==> flow/design.v (excerpt) <==
module alu #(parameter DATA_WIDTH = 32, OP = 3)
(
    input wire start,
    input wire clk,
    input wire reset_n,
    input wire [DATA_WIDTH - 1 : 0] A,
    input wire [DATA_WIDTH - 1 : 0] B,
    input wire [OP - 1 : 0] op,
    output reg [DATA_WIDTH - 1 : 0] result,
    output reg done
);
  localparam AND = 3'b000;   
  localparam OR  = 3'b001;   
  localparam ADD = 3'b010;   
  localparam NOP = 3'b011;   
  localparam SUB = 3'b100;   
  localparam MUL = 3'b101;   
  localparam SLT = 3'b110;   
  reg done_reg;
  reg [DATA_WIDTH - 1 : 0] result_reg;
  always @(posedge clk or negedge reset_n) begin
    if (!reset_n) begin
      result_reg <= 32'h00000000;
    end
    else begin
      if(start) begin
        case (op)
          AND: result_reg <=  A & B;
          OR : result_reg <=  A | B;
          ADD: result_reg <=  A + B;
          SUB: result_reg <=  A - B;
          MUL: result_reg <=  A * B;
          SLT: result_reg <= (A < B) ? 32'b1 : 32'b0;
          default: result_reg <= 32'h00000000;
        endcase
      end
    end
  end
  always @(posedge clk or negedge reset_n) begin
    if(!reset_n) begin
      done_reg <= 1'b0;
    end
    else begin
      if(start && (op != NOP)) begin
        done_reg <= 1'b1;
      end
      else begin
        done_reg <= 1'b0;
      end
    end
  end
  always @(posedge clk or negedge reset_n) begin
    if (!reset_n) begin
      done <= 1'b0;
    end
    else begin
      done <= done_reg;
    end
  end
  always @(posedge clk or negedge reset_n) begin
    if (!reset_n) begin
  ...
clock: 7.68 ns
lec_check: 0
abc_area: 0
cap_margin: 20
core_aspect_ratio: 0.96
core_margin: 2
core_utilization: 66
cts_cluster_diameter: 358
cts_cluster_size: 43
hold_slack_margin: -0.02
place_density: 0.6
setup_slack_margin: -0.48
slew_margin: 10
run.sh (not shown) runs the stock make flow with config.mk's settings and CLKGATE_MAP_FILE=.
The baseline produced a layout that fails on negative setup slack.
Next try:
- CORE_UTILIZATION: 66 -> 72
- CTS_CLUSTER_DIAMETER: 358 -> unset
- CTS_CLUSTER_SIZE: 43 -> 29
- HOLD_SLACK_MARGIN: -0.02 -> unset
- PLACE_DENSITY: 0.6 -> 0.67
- SETUP_SLACK_MARGIN: -0.48 -> 3.14
- clock period: 7.68 -> 12.4 ns (I/O delays scaled with it)
Now the flow aborted during 5_1_grt with GRT-0116.
Synthesized cell count does not change.
Die size fell by a little under a tenth.
Area after synthesis stays the same.
Next try:
- CORE_ASPECT_RATIO: 0.96 -> 0.5
- CORE_UTILIZATION: 72 -> 60
- CTS_CLUSTER_DIAMETER: unset -> 312
- CTS_CLUSTER_SIZE: 29 -> 100
- HOLD_SLACK_MARGIN: unset -> 0.29
- PLACE_DENSITY: 0.67 -> unset
- PLACE_DENSITY_LB_ADDON: unset -> 0.07
- SETUP_SLACK_MARGIN: 3.14 -> unset
- TNS_END_PERCENT: unset -> 30
Now the flow completed with no timing, DRC or antenna violations.
Die area went up by about a fifth.
Synthesized cell count is unchanged.
Area after synthesis is unchanged.
Next try:
- ABC_AREA: 0 -> unset
- CORE_ASPECT_RATIO: 0.5 -> unset
- CORE_UTILIZATION: 60 -> 58
- CTS_CLUSTER_DIAMETER: 312 -> unset
- CTS_CLUSTER_SIZE: 100 -> unset
- HOLD_SLACK_MARGIN: 0.29 -> unset
- PLACE_DENSITY_LB_ADDON: 0.07 -> unset
- SLEW_MARGIN: 10 -> 20
- TNS_END_PERCENT: 30 -> 5
- clock period: 12.4 -> 7.72 ns (I/O delays scaled with it)
This time the run finished but failed the layout checks on negative setup slack.
Final area rose by about 12%.
Die size increases by about 3%.
Wire length is higher by about 4%.
Global-route usage grows by 1.2 points.
Core utilization increases by 5.2 points.
First-iteration DRC count shrinks by 27%.
Setup slack is worse by 2200 ps.
Synthesized area stays the same.
Next try:
- CORE_UTILIZATION: 58 -> 57
- TNS_END_PERCENT: 5 -> unset
- clock period: 7.72 -> 7.78 ns (I/O delays scaled with it)
After rerunning:
- The changed run finished with negative setup slack left
- sequential share of layout area drops by 0.56 points
- global-route usage grows by 0.87 points
